File: design/flow/design.v
`timescale 1ns / 1ps
module change(
input clk,
input [9:0] n,
output reg[7:0]s1,
output reg[7:0]s2,
output reg[7:0]s3
    );
parameter zero = 8'b11000000;  
parameter one = 8'b11111001;   
parameter two = 8'b10100100;   
parameter three = 8'b10110000; 
parameter four = 8'b10011001;  
parameter five = 8'b10010010;  
parameter six = 8'b10000010;   
parameter seven = 8'b11111000; 
parameter eight = 8'b10000000; 
parameter nine = 8'b10010000;  
always@(posedge clk)begin
    case(n/100)
         0: s1<=zero;
         1: s1<=one;
         2: s1<=two;
         3: s1<=three;
         4: s1<=four;
         5: s1<=five;
         6: s1<=six;
         7: s1<=seven;
         8: s1<=eight;
         9: s1<=nine;
    endcase
    case((n-(n/100)*100)/10)
         0: s2<=zero;
         1: s2<=one;
         2: s2<=two;
         3: s2<=three;
         4: s2<=four;
         5: s2<=five;
         6: s2<=six;
         7: s2<=seven;
         8: s2<=eight;
         9: s2<=nine;
    endcase
    case(n-(n/100)*100-((n-(n/100)*100)/10)*10)
         0: s3<=zero;
         1: s3<=one;
         2: s3<=two;
         3: s3<=three;
         4: s3<=four;
         5: s3<=five;
         6: s3<=six;
         7: s3<=seven;
         8: s3<=eight;
         9: s3<=nine;
        endcase
end
endmodule
`timescale 1ns / 1ps
module turn(
input clk,rst,sw,
input [0:0]next,
input [3:0]n,  
output [9:0] num, 
output reg signed [31:0] n1,
output reg signed [31:0] n2,
output reg signed [31:0] n3,
output reg[7:0] show1,
output reg[7:0]show2,
output reg[7:0]show3
    );
reg [2:0]state,next_state;
parameter zero = 8'b11000000;  
parameter one = 8'b11111001;   
parameter two = 8'b10100100;   
parameter three = 8'b10110000; 
parameter four = 8'b10011001;  
parameter five = 8'b10010010;  
parameter six = 8'b10000010;   
parameter seven = 8'b11111000; 
parameter eight = 8'b10000000; 
parameter nine = 8'b10010000;  
parameter none=8'b11110111;
parameter start=3'b000;
parameter bai=3'b000;
parameter shi=3'b010;
parameter ge=3'b011;
reg [0:0]o;
reg flag1;
reg flag2;
reg e;
always@(posedge clk)
 if(n==12)e<=1'b1;
 else e<=1'b0;
wire [0:0]flag_out;
assign flag_out = (!flag2) && flag1;
always@(posedge clk)begin
	if(rst==1)begin
		flag1 <= 1'b0;
		flag2 <= 1'b0;
	end
	else begin
		flag1 <= e;
		flag2 <= flag1 ;
	end
end
always@(posedge clk)
    if(rst)begin   
        state<=bai;
    end
    else
    if(flag_out&&sw)
              state<=next_state;
always@(posedge clk)
    if(rst) next_state<=bai;
    else
    if(sw)
    case(state)
        bai:
            next_state<=shi;
        shi:
            next_state<=ge;
        ge:
            next_state<=bai;
    endcase
assign
 num=100*n1+10*n2+n3;
always@(posedge clk)
        if(rst)
        begin 
                n1<=0;
                n2<=0;
                n3<=0;
        end
        else if(sw)begin
        case(state)
                    bai:if(n<=9)n1<=n;
                    shi:if(n<=9)n2<=n;
                    ge:if(n<=9)n3<=n;
                endcase
        end       
always@(posedge clk)
    if(rst)
    begin    
        show1<=none;
        show2<=none;
        show3<=none;
    end
    else if(sw)
    begin
        case(n1)
            0: show1<=zero;
            1: show1<=one;
            2: show1<=two;
            3: show1<=three;
            4: show1<=four;
            5: show1<=five;
            6: show1<=six;
            7: show1<=seven;
            8: show1<=eight;
            9: show1<=nine;
        endcase
        case(n2)
            0: show2<=zero;
            1: show2<=one;
            2: show2<=two;
            3: show2<=three;
            4: show2<=four;
            5: show2<=five;
            6: show2<=six;
            7: show2<=seven;
            8: show2<=eight;
            9: show2<=nine;
        endcase
        case(n3)
            0: show3<=zero;
            1: show3<=one;
            2: show3<=two;
            3: show3<=three;
            4: show3<=four;
            5: show3<=five;
            6: show3<=six;
            7: show3<=seven;
            8: show3<=eight;
            9: show3<=nine;
               endcase
    end  
endmodule
`timescale 1ns / 1ps
module manager(
input clk,rst,rstk,sw,
input [0:0]next,
input [3:0]n,
input [2:0]mode,
input [9:0]moneyget,
input [9:0]timeget,
input swm,
input [0:0]nextt,
output reg[9:0]initial_money,
output reg [9:0]per_money,
output reg[9:0]num_of_park,
output reg[9:0]initial_vipmoney,
output reg [9:0]averagetime,
output reg[63:0]show
    );  
    reg nextti;
integer sumofcar;
reg [9:0]totaltime; 
reg [9:0]totalmoney;  
parameter set=3'b000;   
parameter ok=3'b001; 
parameter fail=3'b010;
parameter simoney=3'b011; 
parameter spmoney=3'b100; 
parameter snopark=3'b101;
parameter svmoney=3'b110;
parameter satime=3'b111;
parameter set_initial_money=3'b001;  
parameter set_per_money=3'b010;  
parameter set_initial_vipmoney=3'b011;  
parameter empty_park=3'b100;  
parameter set_park=3'b101;  
parameter show_money=3'b110;   
parameter zero = 8'b11000000;  
parameter one = 8'b11111001;   
parameter two = 8'b10100100;   
parameter three = 8'b10110000;
parameter four = 8'b10011001;  
parameter five = 8'b10010010;  
parameter six = 8'b10000010;   
parameter seven = 8'b11111000; 
parameter eight = 8'b10000000; 
parameter nine = 8'b10010000;  
parameter _A = 8'b10001000;    
parameter _B = 8'b10000011;    
parameter _C = 8'b11000110;    
parameter _D = 8'b10100001;    
parameter _E = 8'b10000110;    
parameter _F = 8'b10001110;    
parameter _G = 8'b11000010;    
parameter _H = 8'b10001001;    
parameter _I = 8'b11110000;    
parameter _J = 8'b11110001;    
parameter _K = 8'b10001010;    
parameter _L = 8'b11000111;    
parameter _M = 8'b11001000;    
parameter _N = 8'b10101011;    
parameter _O = 8'b10100011;    
parameter _P = 8'b10001100;    
parameter _Q = 8'b10011000;    
parameter _R = 8'b11001110;    
parameter _S = 8'b10110110;    
parameter _T = 8'b10000111;    
parameter _U = 8'b11000001;    
parameter _V = 8'b11100011;   
parameter _W = 8'b10000001;    
parameter _X = 8'b10011011;    
parameter _Y = 8'b10010001;    
parameter _Z = 8'b10100101;    
reg swt;
wire [9:0]num;
wire [3:0]n1t;
wire [3:0]n2t;
wire [3:0]n3t;
wire [7:0]show1t;
wire [7:0]show2t;
wire [7:0]show3t;
reg [2:0]state;
reg [2:0]next_state;
wire[7:0]im1;
wire[7:0]im2;
wire[7:0]im3;
wire[7:0]pm1;
wire[7:0]pm2;
wire[7:0]pm3;
wire[7:0]vim1;
wire[7:0]vim2;
wire[7:0]vim3;
wire[7:0]np1;
wire[7:0]np2;
wire[7:0]np3;
wire[7:0]at1;
wire[7:0]at2;
wire[7:0]at3;
turn t(.clk(clk),.rst(rstk),.sw(swt),.next(nextt),.n(n),.num(num),.n1(n1t),.n2(n2t),.n3(n3t),.show1(show1t),.show2(show2t),.show3(show3t));
change im(.clk(clk),.n(initial_money),.s1(im1),.s2(im2),.s3(im3));
change pm(.clk(clk),.n(per_money),.s1(pm1),.s2(pm2),.s3(pm3));
change vim(.clk(clk),.n(initial_vipmoney),.s1(vim1),.s2(vim2),.s3(vim3));
change np(.clk(clk),.n(num_of_park),.s1(np1),.s2(np2),.s3(np3));
change at(.clk(clk),.n(averagetime),.s1(at1),.s2(at2),.s3(at3));
reg e;
reg flag1;
reg flag2;
wire [0:0]flag_out;
always@(posedge clk)
 if(n==10)e<=1'b1;
 else e<=1'b0;
assign flag_out = (!flag2) && flag1;
always@(posedge clk)begin
	if(rst==1)begin
		flag1 <= 1'b0;
		flag2 <= 1'b0;
	end
	else begin
		flag1 <= e;
		flag2 <= flag1 ;
	end
end
reg flag11;
reg flag22;
wire [0:0]flag_out1;
assign flag_out1 = (!flag22) && flag11;
always@(posedge clk)begin
	if(rst==1)begin
		flag11 <= 1'b0;
		flag22 <= 1'b0;
	end
	else begin
		flag11 <= next;
		flag22 <= flag11 ;
	end
end
always@(posedge clk)    
      if(rst)
         begin
       if(mode==show_money)
            begin
               state<=simoney;
            end
            else begin 
              state<=set;
            end
       end
      else begin
         if(flag_out)begin
            state<=next_state;          
         end
      end
always@(posedge clk)
  if(rst)begin
  initial_money<=9;
          per_money<=5;        
          initial_vipmoney<=8;
          swt<=1'b1;
          num_of_park<=8;
          show<={8'b11111111,_M,_A,_N,_A,_G,_E,_R};    
end
  else 
  if(sw)begin    if(state==ok||state==fail)begin case(state)
   ok:
                                               show<={8'b11111111,_S,_U,_C,_C,_E,_S,_S};
                                           fail:
                                               show<={24'b11111111_11111111_11111111,_E,_R,_R,_O,_R};
                                               endcase
  end
  else if(sw)
                     case(mode)
                         set_initial_money:begin
                             show<={one,32'b11111111_11111111_11111111_11111111,show1t,show2t,show3t};
                             if(next&&num<20)
                             initial_money<=num;
                         end
                         set_per_money:begin
                             show<={two,32'b11111111_11111111_11111111_11111111,show1t,show2t,show3t}; 
                             if(next&&num<20)
                             per_money<=num;
                         end  
                         set_initial_vipmoney:begin
                             show<={three,32'b11111111_11111111_11111111_11111111,show1t,show2t,show3t}; 
                             if(next&&num<20)
                             initial_vipmoney<=num;
                         end
                         empty_park:
                             show<={four,16'b11111111_11111111,_E,_M,_P,_T,_Y}; 
                         set_park:begin
                             show<={five,32'b11111111_11111111_11111111_11111111,show1t,show2t,show3t};
                             if(next&&num<20)
                             num_of_park<=num;
                             end
                         show_money:
                               case(state)
                                          simoney:
                                              show<={one,one,one,16'b11111111_11111111,im1,im2,im3};
                                          spmoney:
                                              show<={two,two,two,16'b11111111_11111111,pm1,pm2,pm3}; 
                                          snopark:
                                              show<={three,three,three,16'b11111111_11111111,np1,np2,np3};
                                          svmoney:
                                              show<={four,four,four,16'b11111111_11111111,vim1,vim2,vim3};
                                          satime: 
                                              show<={seven,seven,seven,16'b11111111_11111111,at1,at2,at3};
                                          default:
                                          show<={one,one,one,16'b11111111_11111111,im1,im2,im3};
                                              endcase
                     endcase    
end
always@(posedge clk)      
    if(rst) next_state<=set;
    else
    begin
                   if(state==ok||state==fail)begin
                   next_state<=set;
                   end
                   else
                        case(mode)
                            set_initial_money:
                             if(num<20)
                                   next_state<=ok;
                                   else  next_state<=fail;
                            set_per_money:
                          if(num<20)
                                   next_state<=ok;
                              else  next_state<=fail;
                            set_initial_vipmoney:
                              if(num<20)
                                   next_state<=ok;
                                   else  next_state<=fail;
                            set_park:
                              if(num<20)
                                   next_state<=ok;
                                 else  next_state<=fail;
                            empty_park:
                                 next_state<=ok;
                            show_money:
                            case(state)
                            simoney:
                                 next_state<=spmoney;
                            spmoney:
                                 next_state<=snopark;
                            snopark:
                                 next_state<=svmoney;
                            svmoney:
                                 next_state<=satime;
                            default:
                                 next_state<= simoney;
                             endcase
                        endcase
                    end
always@(posedge clk)
  if(rst)begin
      totaltime<=0;
      totalmoney<=0;
      sumofcar<=0;
      averagetime<=0;
  end
  else if(swm)begin
      totaltime<=totaltime+timeget;
      totalmoney<=totalmoney+moneyget;
      sumofcar<=sumofcar+1;
      averagetime<=(sumofcar==0) ? 10'd0 : totaltime/sumofcar;
  end
endmodule
File: design/flow/run.sh
#!/bin/bash
# the make line also repeats each setting of config.mk as NAME=value (left out here)
make -C /OpenROAD-flow-scripts/flow DESIGN_CONFIG=/design/flow/config.mk WORK_HOME=/design/flow/orfs CLKGATE_MAP_FILE= finish
File: design/flow/config.mk
export PLATFORM = sky130hd
export DESIGN_NAME = manager
export DESIGN_NICKNAME = manager
export VERILOG_FILES = /design/flow/design.v
export SDC_FILE = /design/flow/constraint.sdc
export NUM_CORES = 4
export LEC_CHECK = 0
export CAP_MARGIN = 20
export CORE_MARGIN = 2
export CORE_UTILIZATION = 40
export SLEW_MARGIN = 20
File: design/flow/constraint.sdc
create_clock -name core_clock -period 120.0 [get_ports {clk}]
set_input_delay 24.0000 -clock core_clock [delete_from_list [all_inputs] [get_ports {clk}]]
set_output_delay 24.0000 -clock core_clock [all_outputs]
set_load 0.01 [all_outputs]
==> results of run 1 <==
## layout make-up
cell class / count / area (µm²) / share of cell area, %
diodes: 3 / 7.51 / 0.0102
clock buffers: 42 / 955 / 1.30
clock inverters: 25 / 219 / 0.299
inverters: 499 / 1880 / 2.56
multi-input cells: 8215 / 58600 / 79.9
flip-flops and latches: 293 / 6950 / 9.47
well taps: 2218 / 2780 / 3.78
repair buffers: 218 / 1950 / 2.66
## routing by layer
layer / global-route usage, % / up-vias / wire [µm]
li1: - / 34425 / -
met1: 31.9 / 32531 / 99400
met2: 39.5 / 1818 / 98500
met3: 1.96 / 309 / 10400
met4: 9.96 / 2 / 9670
met5: 0 / - / 13
## metrics by stage
stage / utilization (%) / hold slack (ns) / instance area, µm²
global placement: 42.5 / 0.422 / 72100
global route: 43.2 / 0.457 / 73400
floorplan: - / 0.414 / 68700
finish: 43.2 / 0.438 / 73400
detailed placement: 42.5 / 0.424 / 72200
CTS: 43.2 / 0.441 / 73300
==> run notes, run 1 <==
• number of antenna violations at the first check in global routing: 4
• Synth flops: 293
• crit end category: register
• HP Class: register to register
• most instantiated library cell after synthesis: ha_1
• detailed router's first-iteration violation count: 5511
• detail-routed net length per standard cell: 18.9 µm
• RSZ-0062 raised after global routing: false
• count of endpoints failing setup in the final report: 0
• Worst Hold Depth: 1
• worst stage delay on the critical path: 0.71 ns
• Worst setup endpoint: averagetime[0]$_SDFFE_PP0P_
• Critical-path top delay cell: a211oi_2
• largest net degree at the start of global routing: 77
• Layout Skew: 0.0418 ns
• average via count per standard cell: 6.00
• count of max-cap constraint violations: 0
• post-synth design cell area: 0.0684 mm²
• final hold vios: 0
• chip footprint: 0.174 mm²
• Unique cell types: 148
• overall track demand over capacity in global routing: 23.9%
• Hold-fix buffers, CTS: 0
• maximum level of the CTS H-tree: 2
• CP top delay family: AND-OR/OR-AND gates
• Floorplan Utilization: 40.3%
• CTS root buffer: clkbuf_16
• area of the core: 0.170 mm²
• number of core rows: 151
• Max-Slew Margin vs Limit: 16.0%
• Cells after DPL: 11443
• leading post-synthesis cells by cell area: ha_1, dfxtp_1, nor2_1
• Mapped Avg Cell Area: 7.40 µm²
• horizontal die dimension: 418 µm
• share of flip-flops with an asynchronous set or reset: 0%
• Compound-Gate Fraction of Synth Area: 28.5%
• critical path startpoint category: register
• number of CTS-inserted buffers: 37
• number of ports placed on the die boundary: 148
• half-perimeter wire length of the detailed placement result: 176000 µm
• Routed WL: 218000 µm
• CP Max Fanout: 50
• post-synth area from yosys stat: 0.0684 mm²
• number of antenna-violating nets in the routed design: 0
• synthesized-area fraction occupied by xor and xnor cells: 7.91%
• number of port buffers: 127
• total vias in the final route: 69085
• critical path data arrival time: 92.99 ns
• final sum of negative setup slack: 0 ns
• number of buffers and inverters on the critical path: 20
• Crit Path Class: register to register
• total number of warnings across the stage logs: 85
• post-route clock period utilization: 77.1%
• CTS tree: yes
• number of iterations in the first detailed-routing pass: 9
• number of buffers inserted to repair setup after CTS: 0
• Achievable Freq: 0.0108 GHz
• Main logic family: AND-OR/OR-AND gates
• count of pins over their slew limit: 0
• Layout fillers: 17227
• Worst Max-Slew Pin Slew: 1.23 ns
• depth of the most critical reg-to-reg path: 373
• status: complete, no violations
• global-route wire length before repair: 345000 µm
• Dominant flop cell: dfxtp_1
• post-route non-filler standard cell count: 11513
• DP Worst Slack: 29.15 ns
• post-synth tally of flip-flops with integrated enable: 108
• area leader, netlist: ha_1
• DRC violations left: 0
• CP Data Required Time: 120.42 ns
• multiplexer area fraction after synthesis: 4.70%
• most frequent cell on the critical path: o21a_1
• final setup margin: 27.43 ns
• top post-synthesis cells by count: ha_1, nor2_1, nand2_1
• clock sinks: 293
• global route overflow: 0
• final layout net count: 10455
• share of synthesized area occupied by flip-flops and latches: 10.2%
• YS warnings: 6
• Setup crit start: sumofcar[13]$_SDFFE_PP0P_
• buffers from clock root to sink, at most: 3
• startpoint of the most critical register-to-register path: sumofcar[13]$_SDFFE_PP0P_
• Largest type area fraction: 20.8%
• area share of and/or/nand/nor cells after synthesis: 22.4%
• hold path start: t.e$_DFF_P_
• Layout area overhead: 7.19%
• Late-Pin Clk Latency: 0.61 ns
• # resized after CTS: 0
• total number of cells along the worst setup path: 373
• overall die height: 418 µm
• register-to-register path setup slack: 27.43 ns
• RR Endpoint: averagetime[0]$_SDFFE_PP0P_
• clock-pin slew reported for the worst setup and hold paths after clock tree synthesis: 0.07 ns
• Worst Hold Path EP: t.flag1$_SDFF_PP0_
• post-synthesis instance total: 9250
• Final Critical Period: 92.57 ns
• ys cells: 9250
• routability-driven placement congestion ratio: 0.958
• number of global-route vias before repair: 64373
• adder and majority gate portion of the synthesized area: 21.6%
==> inputs of run 2 (changes only) <==
Settings changed: CELL_PAD_IN_SITES_GLOBAL_PLACEMENT set to 0, CORE_UTILIZATION 40 to 68, CTS_CLUSTER_DIAMETER set to 227, GPL_ROUTABILITY_DRIVEN set to 1, GPL_TIMING_DRIVEN set to 1, MAX_ROUTING_LAYER set to met4, MIN_ROUTING_LAYER set to met1, SETUP_SLACK_MARGIN set to 2.35.
Clock period 120.0 ns to 68.3 ns, I/O delays scaled along.
==> run notes, run 2 <==
• area share of and/or/nand/nor cells after synthesis: 22.4%
• synthesized-area fraction occupied by xor and xnor cells: 7.91%
• stage at which the run stopped: global routing (5_1_grt)
• chip footprint: 0.103 mm²
• clock sinks: 293
• Synth flops: 293
• buffers from clock root to sink, at most: 3
• leading post-synthesis cells by cell area: ha_1, dfxtp_1, nor2_1
• horizontal die dimension: 321 µm
• YS warnings: 6
• First Err: [ERROR GRT-0232] Routing congestion too high. Check the congestion heatmap in the GUI.
• Floorplan Utilization: 68.5%
• Dominant flop cell: dfxtp_1
• ys cells: 9250
• status: aborted with a tool error
• half-perimeter wire length of the detailed placement result: 191000 µm
• maximum level of the CTS H-tree: 1
• area of the core: 0.0999 mm²
• overall die height: 321 µm
• overall track demand over capacity in global routing: 74.0%
• placed standard-cell area: 0.0826 mm²
• share of synthesized area occupied by flip-flops and latches: 10.2%
• Largest type area fraction: 20.8%
• routability-driven placement congestion ratio: 1.05
• number of ports placed on the die boundary: 148
• CTS root buffer: clkbuf_16
• most instantiated library cell after synthesis: ha_1
• post-synth tally of flip-flops with integrated enable: 108
• post-synthesis instance total: 9250
• DP Worst Slack: -4.86 ns
• number of port buffers: 127
• share of flip-flops with an asynchronous set or reset: 0%
• Mapped Avg Cell Area: 7.40 µm²
• top post-synthesis cells by count: ha_1, nor2_1, nand2_1
• Main logic family: AND-OR/OR-AND gates
• number of core rows: 116
• adder and majority gate portion of the synthesized area: 21.6%
• post-synth area from yosys stat: 0.0684 mm²
• Unique cell types: 148
• number of CTS-inserted buffers: 31
• Compound-Gate Fraction of Synth Area: 28.5%
• post-synth design cell area: 0.0684 mm²
• global route overflow: 703
• multiplexer area fraction after synthesis: 4.70%
• area leader, netlist: ha_1
## run 2: routing by layer
layer,overflow,track usage (%)
met2,441,91.0
met4,182,64.3
met5,-,-
met3,44,55.4
met1,36,75.3
## run 2: timing repair
item,CTS
gates cloned,4
hold buffers,0
setup endpoints to repair,3
endpoints found under the hold margin,0
pin swaps,271
buffers inserted,230
resized,274
## run 2: per-stage QoR
stage / instances / util, %
after CTS: 12293 / 87.0
after detailed placement: 12001 / 82.8
after floorplan: 9328 / -
after global placement: 12001 / 82.8
==> inputs of run 3 (changes only) <==
Settings changed: CAP_MARGIN 20 to 10, CORE_ASPECT_RATIO set to 0.5, CORE_MARGIN 2 to 9, CORE_UTILIZATION 68 to 72, CTS_CLUSTER_DIAMETER 227 to 74, GPL_ROUTABILITY_DRIVEN 1 to 0, MAX_ROUTING_LAYER met4 to met5, PLACE_DENSITY_LB_ADDON set to 0.13, TNS_END_PERCENT set to 70.
Clock period 68.3 ns to 170.0 ns, I/O delays scaled along.
==> run notes, run 3 <==
• status: complete, no violations
• most frequent cell on the critical path: o21a_1
• area share of and/or/nand/nor cells after synthesis: 22.4%
• RR Endpoint: averagetime[0]$_SDFFE_PP0P_
• number of port buffers: 127
• CP Data Required Time: 170.43 ns
• FF+latch area: 0.00695 mm²
• Synth flops: 293
• top post-synthesis cells by count: ha_1, nor2_1, nand2_1
• Late-Pin Clk Latency: 0.59 ns
• CTS tree: yes
• share of synthesized area occupied by flip-flops and latches: 10.2%
• critical path startpoint category: register
• Critical-path top delay cell: a21oi_4
• synthesized-area fraction occupied by xor and xnor cells: 7.91%
• overall die height: 236 µm
• DRC violations left: 0
• Routed WL: 201000 µm
• count of max-cap constraint violations: 0
• Dominant flop cell: dfxtp_1
• most instantiated library cell after synthesis: ha_1
• number of antenna-violating nets in the routed design: 0
• leading post-synthesis cells by cell area: ha_1, dfxtp_1, nor2_1
• post-synth tally of flip-flops with integrated enable: 108
• multiplexer area fraction after synthesis: 4.70%
• startpoint of the most critical register-to-register path: sumofcar[31]$_SDFFE_PP0P_
• clock sinks: 293
• Setup crit start: sumofcar[31]$_SDFFE_PP0P_
• number of CTS-inserted buffers: 34
• Layout fillers: 7214
• total vias in the final route: 71144
• Worst Hold Depth: 2
• Final Critical Period: 93.48 ns
• Worst Max-Slew Pin Slew: 1.30 ns
• Unique cell types: 148
• number of ports placed on the die boundary: 148
• total number of warnings across the stage logs: 85
• DP Worst Slack: 79.79 ns
• Achievable Freq: 0.0107 GHz
• Hold-fix buffers, CTS: 0
• count of pins over their slew limit: 0
• global-route wire length before repair: 326000 µm
• buffers from clock root to sink, at most: 3
• Largest type area fraction: 20.8%
• maximum level of the CTS H-tree: 2
• RSZ-0062 raised after global routing: false
• final layout net count: 10436
• clock-pin slew reported for the worst setup and hold paths after clock tree synthesis: 0.06 ns
• post-route clock period utilization: 55.0%
• global route overflow: 0
• post-synthesis instance total: 9250
• number of core rows: 79
• YS warnings: 6
• Crit Path Class: register to register
• final hold vios: 0
• hold path start: show[42]$_SDFFE_PP0P_
• crit end category: register
• Layout Skew: 0.0185 ns
• final setup margin: 76.52 ns
• chip footprint: 0.107 mm²
• Mapped Avg Cell Area: 7.40 µm²
• Cells after DPL: 10464
• ys cells: 9250
• area occupied by multi-input gates: 0.0586 mm²
• Worst Hold Path EP: show[42]$_SDFFE_PP0P_
• largest net degree at the start of global routing: 73
• Max-Slew Margin vs Limit: 11.0%
• total number of cells along the worst setup path: 364
• CP top delay family: AND-OR/OR-AND gates
• depth of the most critical reg-to-reg path: 364
• CP Max Fanout: 50
• Floorplan Utilization: 73.1%
• count of endpoints failing setup in the final report: 0
• register-to-register path setup slack: 76.52 ns
• HP Class: register to register
• final sum of negative setup slack: 0 ns
• post-synth area from yosys stat: 0.0684 mm²
• CTS root buffer: clkbuf_16
• area of the core: 0.0936 mm²
• critical path data arrival time: 93.91 ns
• post-synth design cell area: 0.0684 mm²
• detail-routed net length per standard cell: 19.1 µm
• Main logic family: AND-OR/OR-AND gates
• number of antenna violations at the first check in global routing: 2
• number of buffers and inverters on the critical path: 12
• number of buffers inserted to repair setup after CTS: 0
• worst stage delay on the critical path: 0.89 ns
• share of flip-flops with an asynchronous set or reset: 0%
• number of iterations in the first detailed-routing pass: 10
• Worst setup endpoint: averagetime[0]$_SDFFE_PP0P_
• Compound-Gate Fraction of Synth Area: 28.5%
• average via count per standard cell: 6.76
• adder and majority gate portion of the synthesized area: 21.6%
• post-route non-filler standard cell count: 10525
• half-perimeter wire length of the detailed placement result: 157000 µm
• area leader, netlist: ha_1
• number of global-route vias before repair: 65621
• # resized after CTS: 0
• Layout area overhead: 5.13%
• overall track demand over capacity in global routing: 35.3%
• detailed router's first-iteration violation count: 7436
• total antenna diodes in the routed design: 0
• horizontal die dimension: 454 µm
[run 3: per-layer routing]
| layer | up-vias | track usage (%) | part of all wire, % |
|---|---|---|---|
| li1 | 34369 | - | - |
| met1 | 32676 | 44.7 | 41 |
| met2 | 3360 | 58.6 | 45 |
| met3 | 735 | 4.59 | 8.5 |
| met4 | 4 | 17.7 | 5.6 |
| met5 | - | 0 | 0.011 |
[run 3: cell type report]
cell class	instances	share of cell area, %
well taps	1255	2.18
repair buffers	202	2.55
multi-input cells	8215	81.5
clock buffers	44	1.28
inverters	499	2.61
clock inverters	17	0.261
flip-flops and latches	293	9.66
[run 3: metrics by stage]
stage	hold WS (ns)	utilization (%)	area [µm²]
after floorplan	0.414	-	68700
after global placement	0.433	75.7	70800
after detailed placement	0.432	75.7	70800
after CTS	0.454	76.8	71900
after global routing	0.473	76.9	71900
final	0.456	76.9	71900
==> inputs of run 4 (changes only) <==
Settings changed: ABC_AREA set to 1, CAP_MARGIN 10 to 20, CELL_PAD_IN_SITES_GLOBAL_PLACEMENT 0 to not set, CORE_ASPECT_RATIO 0.5 to not set, CORE_MARGIN 9 to 2, CORE_UTILIZATION 72 to 69, CTS_CLUSTER_DIAMETER 74 to 349, CTS_CLUSTER_SIZE set to 96, GPL_ROUTABILITY_DRIVEN 0 to not set, GPL_TIMING_DRIVEN 1 to not set, MAX_ROUTING_LAYER met5 to not set, MIN_ROUTING_LAYER met1 to not set, PLACE_DENSITY set to 0.38, PLACE_DENSITY_LB_ADDON 0.13 to not set, SETUP_SLACK_MARGIN 2.35 to not set, TNS_END_PERCENT 70 to not set.
Clock period 170.0 ns to 55.6 ns, I/O delays scaled along.
==> run notes, run 4 <==
• buffers from clock root to sink, at most: 3
• number of core rows: 113
• YS warnings: 6
• Dominant flop cell: dfxtp_1
• post-synth design cell area: 0.0662 mm²
• post-synth area from yosys stat: 0.0662 mm²
• post-synth tally of flip-flops with integrated enable: 108
• stage at which the run stopped: global routing (5_1_grt)
• Synth flops: 293
• clock sinks: 293
• Floorplan Utilization: 69.7%
• Compound-Gate Fraction of Synth Area: 17.8%
• most instantiated library cell after synthesis: nand2_1
• overall track demand over capacity in global routing: 106%
• number of CTS-inserted buffers: 7
• status: aborted with a tool error
• top post-synthesis cells by count: nand2_1, inv_1, ha_1
• ys cells: 10403
• post-synthesis instance total: 10403
• number of ports placed on the die boundary: 148
• overall die height: 314 µm
• area leader, netlist: ha_1
• Main logic family: simple AND/OR/NAND/NOR gates
• share of flip-flops with an asynchronous set or reset: 0%
• global route overflow: 8482
• Largest type area fraction: 21.5%
• share of synthesized area occupied by flip-flops and latches: 10.5%
• CTS root buffer: clkbuf_16
• leading post-synthesis cells by cell area: ha_1, nand2_1, inv_1
• adder and majority gate portion of the synthesized area: 22.1%
• half-perimeter wire length of the detailed placement result: 177000 µm
• number of port buffers: 127
• multiplexer area fraction after synthesis: 0.168%
• synthesized-area fraction occupied by xor and xnor cells: 9.34%
• area of the core: 0.0950 mm²
• Mapped Avg Cell Area: 6.37 µm²
• Unique cell types: 89
• chip footprint: 0.0985 mm²
• maximum level of the CTS H-tree: 1
• horizontal die dimension: 314 µm
• Cells after DPL: 13533
• area share of and/or/nand/nor cells after synthesis: 30.3%
• routability-driven placement congestion ratio: 0.989
• placed standard-cell area: 0.0833 mm²
• Hold-fix buffers, CTS: 0
• First Err: [ERROR GRT-0232] Routing congestion too high. Check the congestion heatmap in the GUI.
==> run 4: what timing repair did <==
item                                    in CTS
cloned                                       3
pin swaps                                  108
setup buffers                               91
endpoints found under the setup margin       4
gates resized                              202
==> run 4: per-stage QoR <==
step           setup TNS [ns]  setup WS (ns)
2_1_floorplan           -5.83          -3.88
3_3_place_gp           -14.44          -7.50
3_5_place_dp           -22.67          -9.92
4_1_cts                -12.54          -6.70
==> run 4: layer usage <==
layer  overflow  global-route usage (%)
met3        578                    92.2
met1        598                    95.8
met5         44                    82.8
met2       5826                     129
met4       1436                     114
==> inputs of run 5 (changes only) <==
Settings changed: ABC_AREA 1 to not set, CAP_MARGIN 20 to 10, CELL_PAD_IN_SITES_GLOBAL_PLACEMENT set to 1, CORE_ASPECT_RATIO set to 0.5, CORE_MARGIN 2 to 9, CORE_UTILIZATION 69 to 60, CTS_CLUSTER_DIAMETER 349 to 74, CTS_CLUSTER_SIZE 96 to not set, GPL_ROUTABILITY_DRIVEN set to 0, GPL_TIMING_DRIVEN set to 1, HOLD_SLACK_MARGIN set to 0.29, MAX_ROUTING_LAYER set to met5, MIN_ROUTING_LAYER set to met1, PLACE_DENSITY 0.38 to not set, PLACE_DENSITY_LB_ADDON set to 0.02, SETUP_SLACK_MARGIN set to 2.35, TNS_END_PERCENT set to 70.
Clock period 55.6 ns to 170.0 ns, I/O delays scaled along.
==> run notes, run 5 <==
• Compound-Gate Fraction of Synth Area: 28.5%
• average via count per standard cell: 6.37
• synthesized-area fraction occupied by xor and xnor cells: 7.91%
• number of CTS-inserted buffers: 37
• count of pins over their slew limit: 0
• area of the core: 0.113 mm²
• Largest type area fraction: 20.8%
• Max-Slew Margin vs Limit: 19.5%
• leading post-synthesis cells by cell area: ha_1, dfxtp_1, nor2_1
• number of antenna violations at the first check in global routing: 2
• final layout net count: 10452
• post-synth design cell area: 0.0684 mm²
• placed standard-cell area: 0.0712 mm²
• YS warnings: 6
• number of buffers inserted to repair setup after CTS: 0
• Worst Hold Depth: 1
• number of antenna-violating nets in the routed design: 0
• number of ports placed on the die boundary: 148
• post-synth area from yosys stat: 0.0684 mm²
• CTS root buffer: clkbuf_16
• top post-synthesis cells by count: ha_1, nor2_1, nand2_1
• overall track demand over capacity in global routing: 30.4%
• post-route clock period utilization: 54.3%
• Main logic family: AND-OR/OR-AND gates
• Dominant flop cell: dfxtp_1
• CP top delay family: AND-OR/OR-AND gates
• final hold vios: 0
• hold path start: e$_DFF_P_
• post-synthesis instance total: 9250
• total number of warnings across the stage logs: 85
• number of iterations in the first detailed-routing pass: 6
• largest net degree at the start of global routing: 50
• CP Max Fanout: 49
• share of synthesized area occupied by flip-flops and latches: 10.2%
• Layout Skew: 0.0193 ns
• clock sinks: 293
• post-route non-filler standard cell count: 10806
• critical path data arrival time: 92.77 ns
• total vias in the final route: 68874
• number of port buffers: 127
• ys cells: 9250
• Late-Pin Clk Latency: 0.59 ns
• Hold-fix buffers, CTS: 0
• chip footprint: 0.127 mm²
• Crit Path Class: register to register
• number of buffers and inverters on the critical path: 16
• area leader, netlist: ha_1
• Critical-path top delay cell: a211oi_2
• post-synth tally of flip-flops with integrated enable: 108
• maximum level of the CTS H-tree: 2
• global-route wire length before repair: 329000 µm
• final core utilization: 64.4%
• area share of and/or/nand/nor cells after synthesis: 22.4%
• DP Worst Slack: 79.61 ns
• status: complete, no violations
• smallest hold slack: 0.439 ns
• Worst Hold Path EP: flag1$_SDFF_PP0_
• DRC violations left: 0
• adder and majority gate portion of the synthesized area: 21.6%
• global route overflow: 0
• critical path startpoint category: register
• Cells after DPL: 10734
• Unique cell types: 148
• startpoint of the most critical register-to-register path: sumofcar[31]$_SDFFE_PP0P_
• Setup crit start: sumofcar[31]$_SDFFE_PP0P_
• most frequent cell on the critical path: o21a_1
• most instantiated library cell after synthesis: ha_1
• count of max-cap constraint violations: 0
• Floorplan Utilization: 60.6%
• horizontal die dimension: 496 µm
• overall die height: 257 µm
• summed area of non-filler cells in the final layout: 0.0727 mm²
• detail-routed net length per standard cell: 19.0 µm
• detailed router's first-iteration violation count: 5337
• number of global-route vias before repair: 62944
• worst stage delay on the critical path: 0.76 ns
• CTS tree: yes
• total number of cells along the worst setup path: 368
• count of endpoints failing setup in the final report: 0
• multiplexer area fraction after synthesis: 4.70%
• HP Class: register to register
• Layout area overhead: 6.18%
• Final Critical Period: 92.31 ns
• share of flip-flops with an asynchronous set or reset: 0%
• RSZ-0062 raised after global routing: false
• CP Data Required Time: 170.46 ns
• final setup margin: 77.69 ns
• Worst setup endpoint: averagetime[0]$_SDFFE_PP0P_
• Achievable Freq: 0.0108 GHz
• clock-pin slew reported for the worst setup and hold paths after clock tree synthesis: 0.06 ns
• crit end category: register
• half-perimeter wire length of the detailed placement result: 162000 µm
• # resized after CTS: 0
• number of core rows: 87
• final sum of negative setup slack: 0 ns
• RR Endpoint: averagetime[0]$_SDFFE_PP0P_
• register-to-register path setup slack: 77.69 ns
• Mapped Avg Cell Area: 7.40 µm²
• Routed WL: 206000 µm
• buffers from clock root to sink, at most: 3
• Worst Max-Slew Pin Slew: 1.18 ns
• depth of the most critical reg-to-reg path: 368
• Synth flops: 293
==> run 5: layout make-up <==
type / count / area, µm²
multi-input combinational: 8215 / 58600
fill: 10499 / 40200
sequential: 293 / 6950
timing repair buffer: 215 / 1940
tap: 1513 / 1890
inverter: 499 / 1880
clock buffer: 46 / 1020
clock inverter: 22 / 353
antenna: 3 / 7.51
==> run 5: routing by layer <==
| metal | vias up | global-route usage [%] | routed length [µm] |
|---|---|---|---|
| li1 | 34425 | - | - |
| met4 | 0 | 10.9 | 7690 |
| met3 | 407 | 3.20 | 12800 |
| met5 | - | 0 | 0 |
| met2 | 2100 | 50.7 | 92600 |
| met1 | 31942 | 40.6 | 92700 |
==> inputs of run 6 (changes only) <==
Settings changed: ABC_AREA set to 1, CAP_MARGIN 10 to 0, CELL_PAD_IN_SITES_DETAIL_PLACEMENT set to 2, CELL_PAD_IN_SITES_GLOBAL_PLACEMENT 1 to 2, CORE_ASPECT_RATIO 0.5 to not set, CORE_MARGIN 9 to 7, CORE_UTILIZATION 60 to 19, CTS_CLUSTER_DIAMETER 74 to 129, GPL_ROUTABILITY_DRIVEN 0 to 1, HOLD_SLACK_MARGIN 0.29 to 0.25, MAX_ROUTING_LAYER met5 to met4, PLACE_DENSITY_LB_ADDON 0.02 to 0.21, TNS_END_PERCENT 70 to not set.
Clock period 170.0 ns to 57.1 ns, I/O delays scaled along.
==> run notes, run 6 <==
• ys cells: 10403
• post-synth area from yosys stat: 0.0662 mm²
• number of core rows: 216
• Final Critical Period: 63.01 ns
• total number of cells along the worst setup path: 496
• Hold-fix buffers, CTS: 0
• most frequent cell on the critical path: nand2_2
• count of pins over their slew limit: 0
• RSZ-0062 raised after global routing: true
• Crit Path Class: register to register
• area leader, netlist: ha_1
• number of global-route vias before repair: 88043
• Synth flops: 293
• number of ports placed on the die boundary: 148
• routability-driven placement congestion ratio: 0.824
• share of flip-flops with an asynchronous set or reset: 0%
• smallest hold slack: 0.404 ns
• post-synthesis instance total: 10403
• number of antenna violations at the first check in global routing: 11
• CTS tree: yes
• final hold vios: 0
• CTS root buffer: clkbuf_16
• Setup crit start: sumofcar[1]$_SDFFE_PP0P_
• global route overflow: 0
• Routed WL: 321000 µm
• maximum level of the CTS H-tree: 2
• Worst Hold Depth: 2
• Achievable Freq: 0.0159 GHz
• clock-pin slew reported for the worst setup and hold paths after clock tree synthesis: 0.06 ns
• detail-routed net length per standard cell: 18.2 µm
• average via count per standard cell: 4.52
• Late-Pin Clk Latency: 0.68 ns
• post-route clock period utilization: 110%
• share of synthesized area occupied by flip-flops and latches: 10.5%
• RR Endpoint: averagetime[0]$_SDFFE_PP0P_
• critical path data arrival time: 63.57 ns
• overall track demand over capacity in global routing: 16.8%
• DRC violations left: 0
• clock sinks: 293
• Worst setup endpoint: averagetime[0]$_SDFFE_PP0P_
• number of buffers and inverters on the critical path: 99
• YS warnings: 6
• critical path startpoint category: register
• largest net degree at the start of global routing: 65
• CP top delay family: AND-OR/OR-AND gates
• total vias in the final route: 79592
• area share of and/or/nand/nor cells after synthesis: 30.3%
• depth of the most critical reg-to-reg path: 496
• Floorplan Utilization: 19.1%
• leading post-synthesis cells by cell area: ha_1, nand2_1, inv_1
• Max-Slew Margin vs Limit: 26.7%
• number of iterations in the first detailed-routing pass: 4
• Layout Skew: 0.0486 ns
• count of endpoints failing setup in the final report: 3
• hold path start: e$_DFF_P_
• final layout net count: 14199
• count of max-cap constraint violations: 0
• post-synth design cell area: 0.0662 mm²
• Worst Max-Slew Pin Slew: 1.10 ns
• adder and majority gate portion of the synthesized area: 22.1%
• CP Data Required Time: 57.66 ns
• buffers from clock root to sink, at most: 3
• overall die height: 604 µm
• Cells after DPL: 17140
• chip footprint: 0.365 mm²
• synthesized-area fraction occupied by xor and xnor cells: 9.34%
• multiplexer area fraction after synthesis: 0.168%
• Layout area overhead: 52.1%
• detailed router's first-iteration violation count: 1894
• startpoint of the most critical register-to-register path: sumofcar[1]$_SDFFE_PP0P_
• status: complete, but fails checks
• post-synth tally of flip-flops with integrated enable: 108
• Mapped Avg Cell Area: 6.37 µm²
• CP Max Fanout: 8
• number of CTS-inserted buffers: 43
• Layout fillers: 41071
• total number of warnings across the stage logs: 88
• number of antenna-violating nets in the routed design: 0
• Worst Hold Path EP: flag1$_SDFF_PP0_
• Dominant flop cell: dfxtp_1
• number of port buffers: 127
• crit end category: register
• Critical-path top delay cell: a2111oi_4
• Compound-Gate Fraction of Synth Area: 17.8%
• set of violated layout checks: setup timing
• post-route non-filler standard cell count: 17626
• final setup margin: -5.91 ns
• register-to-register path setup slack: -5.91 ns
• area of the core: 0.346 mm²
• top post-synthesis cells by count: nand2_1, inv_1, ha_1
• Unique cell types: 89
• HP Class: register to register
• global-route wire length before repair: 484000 µm
• horizontal die dimension: 604 µm
• Main logic family: simple AND/OR/NAND/NOR gates
• half-perimeter wire length of the detailed placement result: 263000 µm
• most instantiated library cell after synthesis: nand2_1
• worst stage delay on the critical path: 0.40 ns
• Largest type area fraction: 21.5%
-- run 6: repair_timing --
item,4_1_cts,5_1_grt
setup endpoints to repair,6,7
setup buffers,101,284
pin swaps,127,555
gates resized,309,1131
gates cloned,2,14
-- run 6: final cells by class --
class	count	area [µm²]	area share, %
Antenna cell	5	12.5	0.0124
Clock buffer	50	1140	1.14
Clock inverter	30	353	0.350
Inverter	1538	5930	5.89
Multi-Input combinational cell	8491	59500	59.1
Sequential cell	293	6960	6.91
Tap cell	4578	5730	5.69
Timing Repair Buffer	2641	21000	20.9
-- run 6: per-stage QoR --
stage | instance area (µm²) | setup slack (ns) | utilization, % | TNS (ns)
global route | 101000 | -9.79 | 29.1 | -22.93
CTS | 93300 | -8.92 | 26.9 | -19.26
floorplan | 67700 | -2.38 | - | -2.83
finish | 101000 | -5.91 | 29.1 | -10.65
detailed placement | 89700 | -14.16 | 25.9 | -39.92
global placement | 89700 | -11.73 | 25.9 | -28.38
-- run 6: routing by layer --
metal  up-vias  track usage [%]  share of wire [%]
li1      39885                -                  -
met1     39074             19.7                 44
met2       431             31.9                 53
met3       202            0.988                1.3
met4         0             2.65                1.7
met5         -                -                  0
==> inputs of run 7 (changes only) <==
Settings changed: CAP_MARGIN 0 to 20, CELL_PAD_IN_SITES_DETAIL_PLACEMENT 2 to not set, CELL_PAD_IN_SITES_GLOBAL_PLACEMENT 2 to not set, CORE_MARGIN 7 to 2, CORE_UTILIZATION 19 to 72, CTS_CLUSTER_DIAMETER 129 to 373, CTS_CLUSTER_SIZE set to 31, GPL_ROUTABILITY_DRIVEN 1 to not set, GPL_TIMING_DRIVEN 1 to not set, HOLD_SLACK_MARGIN 0.25 to not set, MAX_ROUTING_LAYER met4 to not set, MIN_ROUTING_LAYER met1 to not set, PLACE_DENSITY set to 0.67, PLACE_DENSITY_LB_ADDON 0.21 to not set, SETUP_SLACK_MARGIN 2.35 to not set, TNS_END_PERCENT set to 5.
Clock period 57.1 ns to 63.1 ns, I/O delays scaled along.
==> run notes, run 7 <==
• status: aborted with a tool error
• stage at which the run stopped: global routing (5_1_grt)
• Compound-Gate Fraction of Synth Area: 17.8%
• YS warnings: 6
• routability-driven placement congestion ratio: 1.00
• most instantiated library cell after synthesis: nand2_1
• ys cells: 10403
• post-synth area from yosys stat: 0.0662 mm²
• Main logic family: simple AND/OR/NAND/NOR gates
• leading post-synthesis cells by cell area: ha_1, nand2_1, inv_1
• maximum level of the CTS H-tree: 1
• share of synthesized area occupied by flip-flops and latches: 10.5%
• post-synthesis instance total: 10403
• half-perimeter wire length of the detailed placement result: 177000 µm
• horizontal die dimension: 307 µm
• Unique cell types: 89
• number of port buffers: 127
• number of core rows: 111
• buffers from clock root to sink, at most: 3
• CTS root buffer: clkbuf_16
• share of flip-flops with an asynchronous set or reset: 0%
• area leader, netlist: ha_1
• area share of and/or/nand/nor cells after synthesis: 30.3%
• Floorplan Utilization: 72.5%
• clock sinks: 293
• post-synth design cell area: 0.0662 mm²
• post-synth tally of flip-flops with integrated enable: 108
• Dominant flop cell: dfxtp_1
• number of ports placed on the die boundary: 148
• Largest type area fraction: 21.5%
• chip footprint: 0.0944 mm²
• Mapped Avg Cell Area: 6.37 µm²
• synthesized-area fraction occupied by xor and xnor cells: 9.34%
• top post-synthesis cells by count: nand2_1, inv_1, ha_1
• area of the core: 0.0914 mm²
• number of CTS-inserted buffers: 13
• adder and majority gate portion of the synthesized area: 22.1%
• Hold-fix buffers, CTS: 0
• overall die height: 307 µm
• multiplexer area fraction after synthesis: 0.168%
• Synth flops: 293
==> run 7: timing repair <==
| action | CTS |
|---|---|
| resized | 262 |
| cloned | 2 |
| setup buffers | 75 |
| endpoints found under the setup margin | 2 |
| pin swaps | 85 |
==> run 7: metrics by stage <==
stage          cell area, µm²  cells  setup slack (ns)  util, %  TNS (ns)
4_1_cts                 83900  13503           0.00520     91.8         0
3_5_place_dp            82000  13405             -4.44     89.8     -6.86
3_3_place_gp            82000  13405             -1.54     89.8     -1.54
2_1_floorplan           66600  10481            0.0622        -         0
==> inputs of run 8 (changes only) <==
Settings changed: CORE_UTILIZATION 72 to 61, CTS_CLUSTER_DIAMETER 373 to not set, CTS_CLUSTER_SIZE 31 to not set, PLACE_DENSITY 0.67 to not set.
Clock period 63.1 ns to 53.5 ns, I/O delays scaled along.
==> run notes, run 8 <==
• RSZ-0062 raised after global routing: true
• critical path startpoint category: register
• largest net degree at the start of global routing: 87
• Routed WL: 228000 µm
• final layout net count: 13736
• YS warnings: 6
• clock-pin slew reported for the worst setup and hold paths after clock tree synthesis: 0.08 ns
• half-perimeter wire length of the detailed placement result: 171000 µm
• Dominant flop cell: dfxtp_1
• synthesized-area fraction occupied by xor and xnor cells: 9.34%
• detail-routed net length per standard cell: 16.3 µm
• number of CTS-inserted buffers: 35
• RR Endpoint: averagetime[0]$_SDFFE_PP0P_
• final hold vios: 0
• status: complete, but fails checks
• CTS root buffer: clkbuf_16
• total vias in the final route: 79464
• post-route clock period utilization: 117%
• depth of the most critical reg-to-reg path: 496
• Crit Path Class: register to register
• length of routed met3 wiring: 14100 µm
• HP Class: register to register
• Main logic family: simple AND/OR/NAND/NOR gates
• Hold-fix buffers, CTS: 0
• clock sinks: 293
• number of core rows: 120
• Layout fillers: 7058
• maximum level of the CTS H-tree: 2
• multiplexer area fraction after synthesis: 0.168%
• placed standard-cell area: 0.0833 mm²
• Worst Hold Depth: 2
• Detail Route met2 WL: 109000 µm
• area share of and/or/nand/nor cells after synthesis: 30.3%
• ys cells: 10403
• most frequent cell on the critical path: nand2_1
• share of flip-flops with an asynchronous set or reset: 0%
• CP Data Required Time: 54.03 ns
• Late-Pin Clk Latency: 0.59 ns
• overall track demand over capacity in global routing: 36.8%
• Worst Hold Path EP: t.flag1$_SDFF_PP0_
• CP top delay family: simple AND/OR/NAND/NOR gates
• Layout Skew: 0.0330 ns
• final core utilization: 84.1%
• global route overflow: 0
• final setup margin: -8.90 ns
• post-synth area from yosys stat: 0.0662 mm²
• Worst Max-Slew Pin Slew: 1.12 ns
• global-route wire length before repair: 346000 µm
• Setup crit start: sumofcar[24]$_SDFFE_PP0P_
• post-synth tally of flip-flops with integrated enable: 108
• summed area of non-filler cells in the final layout: 0.0903 mm²
• share of synthesized area occupied by flip-flops and latches: 10.5%
• average via count per standard cell: 5.69
• Critical-path top delay cell: a2111oi_4
• number of buffers and inverters on the critical path: 81
• Mapped Avg Cell Area: 6.37 µm²
• set of violated layout checks: setup timing
• leading post-synthesis cells by cell area: ha_1, nand2_1, inv_1
• CTS tree: yes
• crit end category: register
• top metal layer carrying routed signals: met4
• adder and majority gate portion of the synthesized area: 22.1%
• critical path data arrival time: 62.93 ns
• total number of warnings across the stage logs: 90
• number of iterations in the first detailed-routing pass: 8
• count of pins over their slew limit: 0
• overall die height: 333 µm
• number of global-route vias before repair: 74982
• count of max-cap constraint violations: 0
• hold path start: t.e$_DFF_P_
• routability-driven placement congestion ratio: 0.991
• horizontal die dimension: 333 µm
• Layout area overhead: 36.3%
• startpoint of the most critical register-to-register path: sumofcar[24]$_SDFFE_PP0P_
• post-synthesis instance total: 10403
• Largest type area fraction: 21.5%
• number of antenna-violating nets in the routed design: 0
• Synth flops: 293
• Max-Slew Margin vs Limit: 25.0%
• register-to-register path setup slack: -8.90 ns
• Final Critical Period: 62.40 ns
• top post-synthesis cells by count: nand2_1, inv_1, ha_1
• most instantiated library cell after synthesis: nand2_1
• total number of cells along the worst setup path: 496
• Unique cell types: 89
• Worst setup endpoint: averagetime[0]$_SDFFE_PP0P_
• number of antenna violations at the first check in global routing: 1
• number of port buffers: 127
• chip footprint: 0.111 mm²
• final sum of negative setup slack: -21.26 ns
• worst stage delay on the critical path: 0.43 ns
• Post-Route M1 WL: 89800 µm
• Achievable Freq: 0.0160 GHz
• number of ports placed on the die boundary: 148
• CP Max Fanout: 8
• Floorplan Utilization: 61.7%
• post-synth design cell area: 0.0662 mm²
• area of the core: 0.107 mm²
• detailed router's first-iteration violation count: 5894
• Compound-Gate Fraction of Synth Area: 17.8%
• count of endpoints failing setup in the final report: 4
• buffers from clock root to sink, at most: 3
• DRC violations left: 0
• area leader, netlist: ha_1
-- run 8: timing repair --
action,in CTS,in global routing
pin swaps,103,377
endpoints found under the setup margin,5,6
buffers inserted,66,124
resized,212,805
gates cloned,0,8
-- run 8: routing by layer --
metal	vias to the layer above	track usage [%]
met5	-	0
met4	0	18.5
met3	936	3.91
met2	2900	66.9
met1	36574	42.5
li1	39054	-
-- run 8: area by class of cell --
type | instances | area, µm² | share of cell area [%]
tap | 1403 | 1760 | 1.94
clock buffer | 45 | 935 | 1.04
multi-input combinational | 8489 | 57400 | 63.6
inverter | 1538 | 5870 | 6.50
timing repair buffer | 2187 | 17200 | 19.0
antenna | 2 | 5.00 | 0.00554
clock inverter | 19 | 149 | 0.165
timing repair inverter | 1 | 6.26 | 0.00693
sequential | 293 | 6960 | 7.71
-- run 8: metrics by stage --
stage / hold WS [ns] / worst slack [ns] / std cells
CTS: 0.415 / -8.38 / 13844
finish: 0.412 / -8.90 / 13977
floorplan: 0.388 / -7.21 / 10481
global route: 0.449 / -12.95 / 13975
detailed placement: 0.407 / -12.08 / 13714
global placement: 0.404 / -9.87 / 13714
==> inputs of run 9 (changes only) <==
Settings changed: CAP_MARGIN 20 to 15, CELL_PAD_IN_SITES_GLOBAL_PLACEMENT set to 0, CORE_UTILIZATION 61 to 72, CTS_CLUSTER_DIAMETER set to 227, GPL_ROUTABILITY_DRIVEN set to 1, GPL_TIMING_DRIVEN set to 1, MAX_ROUTING_LAYER set to met4, MIN_ROUTING_LAYER set to met1, SETUP_SLACK_MARGIN set to -2.0, TNS_END_PERCENT 5 to not set.
Clock period 53.5 ns to 58.0 ns, I/O delays scaled along.
==> run notes, run 9 <==
• overall die height: 307 µm
• area leader, netlist: ha_1
• CTS root buffer: clkbuf_16
• clock sinks: 293
• share of synthesized area occupied by flip-flops and latches: 10.5%
• multiplexer area fraction after synthesis: 0.168%
• leading post-synthesis cells by cell area: ha_1, nand2_1, inv_1
• area of the core: 0.0914 mm²
• First Err: [ERROR GRT-0116] Global routing finished with congestion. Check the congestion regions in the DRC Viewer.
• number of core rows: 111
• share of flip-flops with an asynchronous set or reset: 0%
• Cells after DPL: 13439
• Mapped Avg Cell Area: 6.37 µm²
• global route overflow: 26
• post-synth area from yosys stat: 0.0662 mm²
• overall track demand over capacity in global routing: 74.0%
• adder and majority gate portion of the synthesized area: 22.1%
• Largest type area fraction: 21.5%
• post-synth tally of flip-flops with integrated enable: 108
• ys cells: 10403
• Synth flops: 293
• routability-driven placement congestion ratio: 1.00
• Dominant flop cell: dfxtp_1
• number of ports placed on the die boundary: 148
• Main logic family: simple AND/OR/NAND/NOR gates
• post-synthesis instance total: 10403
• Floorplan Utilization: 72.5%
• area share of and/or/nand/nor cells after synthesis: 30.3%
• buffers from clock root to sink, at most: 3
• horizontal die dimension: 307 µm
• top post-synthesis cells by count: nand2_1, inv_1, ha_1
• number of CTS-inserted buffers: 36
• half-perimeter wire length of the detailed placement result: 180000 µm
• most instantiated library cell after synthesis: nand2_1
• stage at which the run stopped: global routing (5_1_grt)
• Hold-fix buffers, CTS: 0
• placed standard-cell area: 0.0827 mm²
• maximum level of the CTS H-tree: 2
• number of port buffers: 127
• YS warnings: 6
• Compound-Gate Fraction of Synth Area: 17.8%
• status: aborted with a tool error
• synthesized-area fraction occupied by xor and xnor cells: 9.34%
• chip footprint: 0.0944 mm²
• Unique cell types: 89
• post-synth design cell area: 0.0662 mm²
-- run 9: repair_timing --
item / 4_1_cts
buffers inserted: 121
resized: 325
gates cloned: 3
endpoints found under the setup margin: 3
pin swaps: 153
-- run 9: layer usage --
layer,track usage [%],overflow
met1,69.0,1
met2,93.7,3
met3,55.6,17
met4,74.9,5
met5,-,-
-- run 9: metrics by stage --
stage | util, % | setup slack, ns | setup TNS, ns
floorplan | - | -2.71 | -3.62
global placement | 90.5 | -5.95 | -10.11
detailed placement | 90.5 | -8.75 | -18.60
CTS | 94.1 | -4.33 | -6.95
==> inputs of run 10 (changes only) <==
Settings changed: CAP_MARGIN 15 to 20, CELL_PAD_IN_SITES_GLOBAL_PLACEMENT 0 to not set, CORE_UTILIZATION 72 to 58, CTS_CLUSTER_DIAMETER 227 to not set, GPL_ROUTABILITY_DRIVEN 1 to not set, GPL_TIMING_DRIVEN 1 to not set, MAX_ROUTING_LAYER met4 to not set, MIN_ROUTING_LAYER met1 to not set, SETUP_SLACK_MARGIN -2.0 to not set.
Clock period 58.0 ns to 61.7 ns, I/O delays scaled along.
==> run notes, run 10 <==
• status: complete, but fails checks
• set of violated layout checks: setup timing
• number of ports placed on the die boundary: 148
• detail-routed net length per standard cell: 16.2 µm
• global-route wire length before repair: 347000 µm
• Worst Hold Path EP: t.flag1$_SDFF_PP0_
• HP Class: register to register
• number of global-route vias before repair: 74441
• Routed WL: 229000 µm
• average via count per standard cell: 5.60
• Crit Path Class: register to register
• count of pins over their slew limit: 0
• overall track demand over capacity in global routing: 35.2%
• post-synth design cell area: 0.0662 mm²
• total vias in the final route: 79159
• Late-Pin Clk Latency: 0.61 ns
• post-synth tally of flip-flops with integrated enable: 108
• Mapped Avg Cell Area: 6.37 µm²
• ys cells: 10403
• number of antenna-violating nets in the routed design: 0
• clock-pin slew reported for the worst setup and hold paths after clock tree synthesis: 0.07 ns
• multiplexer area fraction after synthesis: 0.168%
• depth of the most critical reg-to-reg path: 482
• post-synthesis instance total: 10403
• critical path startpoint category: register
• Layout fillers: 7968
• synthesized-area fraction occupied by xor and xnor cells: 9.34%
• RR Endpoint: averagetime[0]$_SDFFE_PP0P_
• Setup crit start: sumofcar[27]$_SDFFE_PP0P_
• detailed router's first-iteration violation count: 4799
• largest net degree at the start of global routing: 87
• Critical-path top delay cell: dfxtp_1
• startpoint of the most critical register-to-register path: sumofcar[27]$_SDFFE_PP0P_
• final setup margin: -0.638 ns
• chip footprint: 0.117 mm²
• summed area of non-filler cells in the final layout: 0.0915 mm²
• overall die height: 342 µm
• Largest type area fraction: 21.5%
• global route overflow: 0
• leading post-synthesis cells by cell area: ha_1, nand2_1, inv_1
• maximum level of the CTS H-tree: 2
• post-synth area from yosys stat: 0.0662 mm²
• Synth flops: 293
• Worst Max-Slew Pin Slew: 1.18 ns
• top post-synthesis cells by count: nand2_1, inv_1, ha_1
• area share of and/or/nand/nor cells after synthesis: 30.3%
• YS warnings: 6
• CTS root buffer: clkbuf_16
• adder and majority gate portion of the synthesized area: 22.1%
• total number of warnings across the stage logs: 89
• horizontal die dimension: 342 µm
• crit end category: register
• final core utilization: 81.1%
• hold path start: t.e$_DFF_P_
• Worst setup endpoint: averagetime[0]$_SDFFE_PP0P_
• Achievable Freq: 0.0160 GHz
• buffers from clock root to sink, at most: 3
• count of max-cap constraint violations: 0
• CP Max Fanout: 18
• number of buffers and inverters on the critical path: 85
• final hold vios: 0
• final layout net count: 13806
• routability-driven placement congestion ratio: 0.977
• worst stage delay on the critical path: 0.36 ns
• RSZ-0062 raised after global routing: true
• CP top delay family: AND-OR/OR-AND gates
• number of core rows: 123
• half-perimeter wire length of the detailed placement result: 170000 µm
• CTS tree: yes
• Unique cell types: 89
• Floorplan Utilization: 58.7%
• Max-Slew Margin vs Limit: 21.5%
• Main logic family: simple AND/OR/NAND/NOR gates
• number of antenna violations at the first check in global routing: 2
• most frequent cell on the critical path: nand2_2
• Final Critical Period: 62.34 ns
• count of endpoints failing setup in the final report: 1
• placed standard-cell area: 0.0832 mm²
• Worst Hold Depth: 2
• register-to-register path setup slack: -0.64 ns
• number of iterations in the first detailed-routing pass: 8
• Hold-fix buffers, CTS: 0
• share of synthesized area occupied by flip-flops and latches: 10.5%
• share of flip-flops with an asynchronous set or reset: 0%
• area of the core: 0.113 mm²
• Compound-Gate Fraction of Synth Area: 17.8%
• Layout Skew: 0.0325 ns
• critical path data arrival time: 62.87 ns
• clock sinks: 293
• number of CTS-inserted buffers: 36
• total number of cells along the worst setup path: 482
• DRC violations left: 0
• number of port buffers: 127
• area leader, netlist: ha_1
• Layout area overhead: 38.2%
• most instantiated library cell after synthesis: nand2_1
• Dominant flop cell: dfxtp_1
• CP Data Required Time: 62.23 ns
• post-route clock period utilization: 101%
run 10: what timing repair did:
item,in CTS,in global routing
resized,304,892
gates cloned,2,6
pin swaps,132,427
endpoints found under the setup margin,2,3
setup buffers,88,179
run 10: through the flow:
step	hold slack (ns)	setup WS (ns)	cells	TNS, ns
6_report	0.414	-0.638	14144	-0.638
3_3_place_gp	0.396	-3.79	13804	-5.75
4_1_cts	0.412	-0.842	13960	-0.842
2_1_floorplan	0.388	0.00714	10481	0
5_1_grt	0.427	-4.31	14143	-7.01
3_5_place_dp	0.407	-4.87	13804	-7.81
run 10: cell type report:
class	count	area, µm²	share of cell area (%)
multi-input cells	8489	57800	63.1
repair buffers	2256	17800	19.4
flip-flops and latches	293	6950	7.59
inverters	1538	5880	6.43
well taps	1500	1880	2.05
clock buffers	46	1000	1.09
clock inverters	20	244	0.267
repair inverters	1	6.26	0.00683
diodes	1	2.50	0.00273
run 10: routing by layer:
layer / share of wire, % / wire, µm / up-vias / global-route usage, %
met5: 0 / 0 / - / 0
met4: 6.1 / 13900 / 0 / 16.6
met3: 6.2 / 14100 / 839 / 3.93
met2: 48 / 110000 / 2635 / 63.9
met1: 40 / 90600 / 36452 / 41.0
li1: - / - / 39233 / -
==> inputs of run 11 (changes only) <==
Settings changed: ABC_AREA 1 to not set, CAP_MARGIN 20 to 5, CELL_PAD_IN_SITES_GLOBAL_PLACEMENT set to 0, CORE_UTILIZATION 58 to 19, CTS_CLUSTER_DIAMETER set to 129, GPL_ROUTABILITY_DRIVEN set to 0, GPL_TIMING_DRIVEN set to 1, HOLD_SLACK_MARGIN set to 0.06, MAX_ROUTING_LAYER set to met4, MIN_ROUTING_LAYER set to met1, PLACE_DENSITY_LB_ADDON set to 0.02, SETUP_SLACK_MARGIN set to 2.35.
Clock period 61.7 ns to 57.1 ns, I/O delays scaled along.
==> run notes, run 11 <==
• status: complete, but fails checks
• set of violated layout checks: setup timing
• top post-synthesis cells by count: ha_1, nor2_1, nand2_1
• largest net degree at the start of global routing: 63
• chip footprint: 0.365 mm²
• share of flip-flops with an asynchronous set or reset: 0%
• Worst setup endpoint: averagetime[0]$_SDFFE_PP0P_
• total number of warnings across the stage logs: 88
• final hold vios: 0
• post-route clock period utilization: 117%
• Setup crit start: sumofcar[21]$_SDFFE_PP0P_
• post-synth design cell area: 0.0684 mm²
• CP Max Fanout: 16
• total number of cells along the worst setup path: 392
• global route overflow: 0
• Final Critical Period: 66.83 ns
• Layout fillers: 39261
• leading post-synthesis cells by cell area: ha_1, dfxtp_1, nor2_1
• most frequent cell on the critical path: o21a_1
• DRC violations left: 0
• Floorplan Utilization: 19.1%
• count of pins over their slew limit: 0
• Cells after DPL: 15873
• final layout net count: 12629
• critical path startpoint category: register
• global-route wire length before repair: 503000 µm
• Mapped Avg Cell Area: 7.40 µm²
• final sum of negative setup slack: -22.72 ns
• average via count per standard cell: 4.68
• ys cells: 9250
• number of core rows: 220
• depth of the most critical reg-to-reg path: 392
• Dominant flop cell: dfxtp_1
• count of max-cap constraint violations: 0
• RSZ-0062 raised after global routing: true
• hold path start: e$_DFF_P_
• number of antenna violations at the first check in global routing: 20
• final core utilization: 26.8%
• CTS tree: yes
• Unique cell types: 148
• Late-Pin Clk Latency: 0.69 ns
• number of CTS-inserted buffers: 49
• critical path data arrival time: 67.36 ns
• Compound-Gate Fraction of Synth Area: 28.5%
• clock-pin slew reported for the worst setup and hold paths after clock tree synthesis: 0.06 ns
• crit end category: register
• area occupied by multi-input gates: 0.0611 mm²
• maximum level of the CTS H-tree: 2
• Critical-path top delay cell: or4_4
• register-to-register path setup slack: -9.73 ns
• HP Class: register to register
• clock sinks: 293
• Worst Max-Slew Pin Slew: 1.10 ns
• detailed router's first-iteration violation count: 4058
• area of the core: 0.359 mm²
• Achievable Freq: 0.0150 GHz
• RR Endpoint: averagetime[0]$_SDFFE_PP0P_
• Synth flops: 293
• adder and majority gate portion of the synthesized area: 21.6%
• number of port buffers: 127
• number of ports placed on the die boundary: 148
• Routed WL: 340000 µm
• YS warnings: 6
• CP top delay family: AND-OR/OR-AND gates
• horizontal die dimension: 604 µm
• synthesized-area fraction occupied by xor and xnor cells: 7.91%
• Main logic family: AND-OR/OR-AND gates
• area share of and/or/nand/nor cells after synthesis: 22.4%
• overall track demand over capacity in global routing: 18.6%
• number of antenna-violating nets in the routed design: 0
• FF+latch area: 0.00696 mm²
• number of iterations in the first detailed-routing pass: 5
• startpoint of the most critical register-to-register path: sumofcar[21]$_SDFFE_PP0P_
• post-route non-filler standard cell count: 16254
• DP Worst Slack: -13.25 ns
• buffers from clock root to sink, at most: 3
• Max-Slew Margin vs Limit: 26.4%
• post-synthesis instance total: 9250
• Layout area overhead: 40.6%
• Worst Hold Depth: 1
• overall die height: 604 µm
• Worst Hold Path EP: flag1$_SDFF_PP0_
• share of synthesized area occupied by flip-flops and latches: 10.2%
• area leader, netlist: ha_1
• CTS root buffer: clkbuf_16
• multiplexer area fraction after synthesis: 4.70%
• detail-routed net length per standard cell: 20.9 µm
• Crit Path Class: register to register
• Layout Skew: 0.0617 ns
• post-synth tally of flip-flops with integrated enable: 108
• number of buffers and inverters on the critical path: 69
• smallest hold slack: 0.444 ns
• Hold-fix buffers, CTS: 0
• post-synth area from yosys stat: 0.0684 mm²
• total vias in the final route: 76047
• number of global-route vias before repair: 75785
• final setup margin: -9.73 ns
• CP Data Required Time: 57.63 ns
• most instantiated library cell after synthesis: ha_1
• half-perimeter wire length of the detailed placement result: 281000 µm
• count of endpoints failing setup in the final report: 4
• Largest type area fraction: 20.8%
• worst stage delay on the critical path: 0.55 ns
[run 11: through the flow]
stage,area [µm²]
6_report,96200
5_1_grt,96200
4_1_cts,94800
3_5_place_dp,90300
3_3_place_gp,90300
2_1_floorplan,69900
[run 11: metal layers]
layer  global-route usage [%]  share of wire (%)
met1                     26.7                 53
met2                     29.4                 44
met3                    0.737                1.8
met4                     2.51                1.3
met5                        -                  0
[run 11: layout make-up]
type / count / area share [%]
Inverter: 499 / 1.96
Clock inverter: 21 / 0.265
Clock buffer: 70 / 1.45
Sequential cell: 293 / 7.23
Timing Repair Buffer: 2379 / 19.3
Antenna cell: 3 / 0.00780
Multi-Input combinational cell: 8216 / 63.6
Tap cell: 4773 / 6.21
[run 11: repair_timing]
item                                    in CTS  in global routing
gates resized                              260                141
endpoints found under the setup margin       5                  6
cloned                                       3                  1
setup buffers                              198                 85
pin swaps                                  221                215
